## oak
==> flow/design.v (excerpt) <==
module convolution_stage2 (
          in1,
          in2,
          in3,
          in4,
          in5,
          in6,
          in7,
          in8,
          clk,
          rst,
          start,
          conv_out
  );
Settings: LEC_CHECK=0, CAP_MARGIN=20, CORE_MARGIN=2, CORE_UTILIZATION=70, CTS_CLUSTER_DIAMETER=209, CTS_CLUSTER_SIZE=41, HOLD_SLACK_MARGIN=-0.05, MAX_ROUTING_LAYER=met4, SLEW_MARGIN=30; clock period 12.0 ns.
run.sh (not shown) runs the stock make flow with config.mk's settings and CLKGATE_MAP_FILE=.
Stage in which a tool error killed oak: global routing (5_1_grt).
[inputs] pine vs oak
- SLEW_MARGIN: 30 -> 20
- CORE_UTILIZATION: 70 -> 40
- HOLD_SLACK_MARGIN: -0.05 -> unset
- CTS_CLUSTER_SIZE: 41 -> unset
- MAX_ROUTING_LAYER: met4 -> unset
- CTS_CLUSTER_DIAMETER: 209 -> unset
- the clock period (ns, I/O delays scaled along): 12.0 -> 14.0
## What came out
pine reached the final stage; the timing, design-rule and antenna checks on its layout passed.
oak -> pine: cell total in the yosys stat output delta 0, exact match
pine vs. oak: die width higher; count of placed standard cells including taps lower; placeable core region higher.
Sort pine and oak by floorplan core density asc -> top: pine


== run A ==
Starting RTL as in the previous note.
clock: 11.9 ns
lec_check: 0
cap_margin: 20
core_margin: 2
core_utilization: 68
setup_slack_margin: -0.12
slew_margin: 20
Run A did not finish; the tool stopped in global routing with error GRT-0116.
> inputs changed (run A -> run B)
Settings: an added MAX_ROUTING_LAYER of met4; an added CTS_CLUSTER_SIZE of 47; a change of CORE_UTILIZATION from 68 to 70.
==> comparison <==
In the summary table, run B is marked failed, with error ODB-0269 raised in global routing.
Run B vs run A, floorplan die height went down by 4.4 µm.
Higher cell resize tally after clock tree synthesis among run A and run B: run A
Run B gives less die area than run A did.
Here is what was changed in the inputs of run C compared with run B.
Settings: a deleted MAX_ROUTING_LAYER that had been met4; a deleted CTS_CLUSTER_SIZE that had been 47; a change of CORE_UTILIZATION from 70 to 52; a deleted SETUP_SLACK_MARGIN that had been -0.12; a change of the clock period (ns, I/O delays scaled along) from 11.9 to 8.15.
==> comparison <==
- Changes observed in run C relative to run B: total cells reported by yosys after synthesis saw little to no change; total nets after synthesis saw little to no change; sequential element share of the synthesized area saw little to no change.
- No crash in run C: every stage finished, but the layout fails its final checks due to setup timing.


convolution_stage2 again, from the RTL that the note above started with.
make LEC_CHECK=0 CAP_MARGIN=20 CORE_MARGIN=8 CORE_UTILIZATION=55 PLACE_DENSITY_LB_ADDON=0.24 SETUP_SLACK_MARGIN=1.36 SLEW_MARGIN=15 finish   # period 11.1 ns
The starting point finished but fails on negative setup slack.
Edit:
CORE_MARGIN = 2   (was 8)
CORE_UTILIZATION = 24   (was 55)
PLACE_DENSITY_LB_ADDON = unset   (was 0.24)
SETUP_SLACK_MARGIN = unset   (was 1.36)
SLEW_MARGIN = 20   (was 15)
clock period = 13.5 ns   (was 11.1 ns; I/O delays follow)
After rerunning:
- This time the run completed without violations
- critical path depth came out higher by 2
- count of clock-buffer cells in the layout is unchanged
- sequential share of layout area hardly moves
- final cell count grows by roughly a tenth
- wire length went up by a little under a tenth
- worst setup slack improves by 1.5 ns
- first-iteration DRC count shrinks by roughly a tenth
Edit:
ABC_AREA = 1   (was unset)
CORE_UTILIZATION = 72   (was 24)
CTS_CLUSTER_DIAMETER = 379   (was unset)
SETUP_SLACK_MARGIN = -0.62   (was unset)
clock period = 6.47 ns   (was 13.5 ns; I/O delays follow)
Result: This time the run never finished: it broke off in global routing (5_1_grt) on GRT-0116; die size shrinks by 64%; synthesized area grows by about 6%; synthesized cell count grows by about 30%.
Edit:
ABC_AREA = unset   (was 1)
CORE_UTILIZATION = 58   (was 72)
CTS_CLUSTER_DIAMETER = unset   (was 379)
SETUP_SLACK_MARGIN = 2.6   (was -0.62)
clock period = 10.2 ns   (was 6.47 ns; I/O delays follow)
Result: This time the run completed, yet does not pass: negative setup slack. Synthesized cell count drops by a quarter to a third. Area after synthesis drops by a few percent. Die area climbs by about a fifth.


== job 1004 ==
Starting RTL as in the previous note.
Design convolution_stage2, start of the top module:
module convolution_stage2 (
          in1,
          in2,
          in3,
          in4,
          in5,
          in6,
          in7,
          in8,
          clk,
          rst,
          start,
          conv_out
  );
Settings: LEC_CHECK=0, ABC_AREA=1, CAP_MARGIN=20, CELL_PAD_IN_SITES_GLOBAL_PLACEMENT=3, CORE_ASPECT_RATIO=1.43, CORE_MARGIN=8, CORE_UTILIZATION=60, GPL_ROUTABILITY_DRIVEN=0, GPL_TIMING_DRIVEN=1, HOLD_SLACK_MARGIN=0.2, MAX_ROUTING_LAYER=met4, MIN_ROUTING_LAYER=met1, PLACE_DENSITY=0.49, SETUP_SLACK_MARGIN=-0.19, SLEW_MARGIN=25, TNS_END_PERCENT=95; clock period 14.5 ns.
Job 1004: aborted in global placement without I/O (tool error)
## Diff of input files: job 1450 against job 1004
# job 1004
export LEC_CHECK = 0
export ABC_AREA = 1
export CAP_MARGIN = 20
export CELL_PAD_IN_SITES_GLOBAL_PLACEMENT = 3
export CORE_ASPECT_RATIO = 1.43
export CORE_MARGIN = 8
export CORE_UTILIZATION = 60
export GPL_ROUTABILITY_DRIVEN = 0
export GPL_TIMING_DRIVEN = 1
export HOLD_SLACK_MARGIN = 0.2
export MAX_ROUTING_LAYER = met4
export MIN_ROUTING_LAYER = met1
export PLACE_DENSITY = 0.49
export SETUP_SLACK_MARGIN = -0.19
export SLEW_MARGIN = 25
export TNS_END_PERCENT = 95
create_clock -name core_clock -period 14.5 [get_ports {clk}]
# job 1450
export LEC_CHECK = 0
export CAP_MARGIN = 20
export CORE_MARGIN = 2
export CORE_UTILIZATION = 58
export SLEW_MARGIN = 20
create_clock -name core_clock -period 10.0 [get_ports {clk}]
### Flow results
Of job 1450 and job 1004, none finishes clean. Job 1004: aborted in global placement without I/O (tool error). What the final checks of job 1450 revealed, after a flow that finished every stage, was a layout that fails on negative setup slack. Cell area after synthesis in job 1450 is 0.0037 mm² below job 1004. Diff job 1450 and job 1004: per-instance average area after synthesis higher in job 1450. Compared with job 1004, chip area from the yosys synthesis statistics in job 1450 decreased by a few percent. Job 1450 gives more die width than job 1004 did. Sequential fraction of the synthesis area across job 1450 and job 1004: no real change. Re number of nets at floorplan: job 1004 was higher than job 1450. Job 1450 — initial core utilization 1.7 points lower, job 1004 as reference. The run showing the smaller XOR/XNOR share of the synthesized area is job 1004. Compared with job 1004, die outline area in job 1450 decreased by a little under 10%. Job 1004 -> job 1450: synthesized cell count decreased by more than 10%. Job 1450 vs job 1004: number of rows created at floorplan down.


== build 27 ==
Starting RTL as in the previous note.
clock: 11.9 ns
lec_check: 0
cap_margin: 20
core_margin: 2
core_utilization: 71
cts_cluster_diameter: 200
cts_cluster_size: 41
setup_slack_margin: -0.98
slew_margin: 20
Build 27 never completed; the flow aborted with a tool error in global routing (5_1_grt).
### build 27 -> build 39
- CTS_CLUSTER_SIZE now 40, was 41
- SLEW_MARGIN now 40, was 20
- CORE_UTILIZATION now 70, was 71
## What came out
Status for build 27 and build 39: no clean run. Build 39 | ERROR | global routing (5_1_grt). From build 39 to build 27, number of sinks handled by clock tree synthesis did not move at all. Compared build 39 against build 27; and-or/or-and share of the synthesized area within noise. Diff build 27 -> build 39 | die height | up slightly. Taking build 27 as the reference, in build 39 number of instances resized during post-cts repair +32; synthesized-area fraction occupied by xor and xnor cells ~0 delta. Reported for build 27 and build 39, number of buffers on the longest clock path turned out identical to the last digit. Summary of build 39 over build 27: worst setup timing slack at the placement stage down 0.089 ns; total cell area at the placement stage was more or less identical; chip area increased by 1300 µm² relative to the old numbers.
What build 7 does differently from build 39 at the input level:
- changing CORE_UTILIZATION from 70 to 40
- removing SETUP_SLACK_MARGIN (formerly -0.98)
- removing CTS_CLUSTER_DIAMETER (formerly 200)
- changing SLEW_MARGIN from 40 to 20
- removing CTS_CLUSTER_SIZE (formerly 40)
- changing the clock period (ns, I/O delays scaled along) from 11.9 to 13.5
[summary]
- Apart from build 39, each of build 39 and build 7 ends the flow with a layout that passes the timing, design-rule and antenna checks.
- Build 39: GRT-0232 in global routing (5_1_grt) -> run aborted
- Summary of build 7 over build 39: cell area reported after detailed placement has decreased; number of setup buffers added after CTS has decreased; netlist area before placement has remained practically unchanged.
#### Input delta (build 10 over build 7)
- ABC_AREA now 1, previously not set
- PLACE_DENSITY_LB_ADDON now 0.02, previously not set
- CTS_CLUSTER_DIAMETER now 126, previously not set
- CORE_UTILIZATION now 72, was 40
- the clock period (ns, I/O delays scaled along) now 9.75, was 13.5
## What came out
global routing (5_1_grt): build 10 exited with error
As of build 10, area figure in the yosys stat output had risen by a few percent compared to build 7.
Build 10 vs build 7: die height down by more than 10%
On synthesized instance count, the higher figure sits with build 10, not build 7.
For the final estimated routing congestion in global placement, build 10 came in 15% higher than build 7 did.
Changes in build 72 relative to build 10:
- CORE_UTILIZATION: 72 -> 68
- ABC_AREA: 1 -> unset
- CTS_CLUSTER_SIZE: unset -> 41
- CTS_CLUSTER_DIAMETER: 126 -> unset
- PLACE_DENSITY_LB_ADDON: 0.02 -> unset
- the clock period (ns, I/O delays scaled along): 9.75 -> 12.2
Die size: build 10 vs build 72, no meaningful difference
Although it ran to completion, build 72 produced a layout that fails the final checks because of setup timing.
Going from build 10 to build 72, placer's final routability congestion estimate shrinks by 0.060.
The higher average instance area after synthesis of build 10 and build 72 is in build 72.
What build 30 does differently from build 72 at the input level:
- swapping 68 for 64 in CORE_UTILIZATION
- putting CTS_CLUSTER_DIAMETER at 223 where nothing was set
- swapping 41 for 97 in CTS_CLUSTER_SIZE
- swapping 12.2 for 8.15 in the clock period (ns, I/O delays scaled along)
==> comparison <==
Build 30 vs build 72 — routed wire length on met2 rose 4.6%. Each of build 72 and build 30 falls short of a clean finish. Higher area growth from synthesis to layout goes to build 30 over build 72. Diff build 72..build 30 | number of max-cap violations | unchanged.
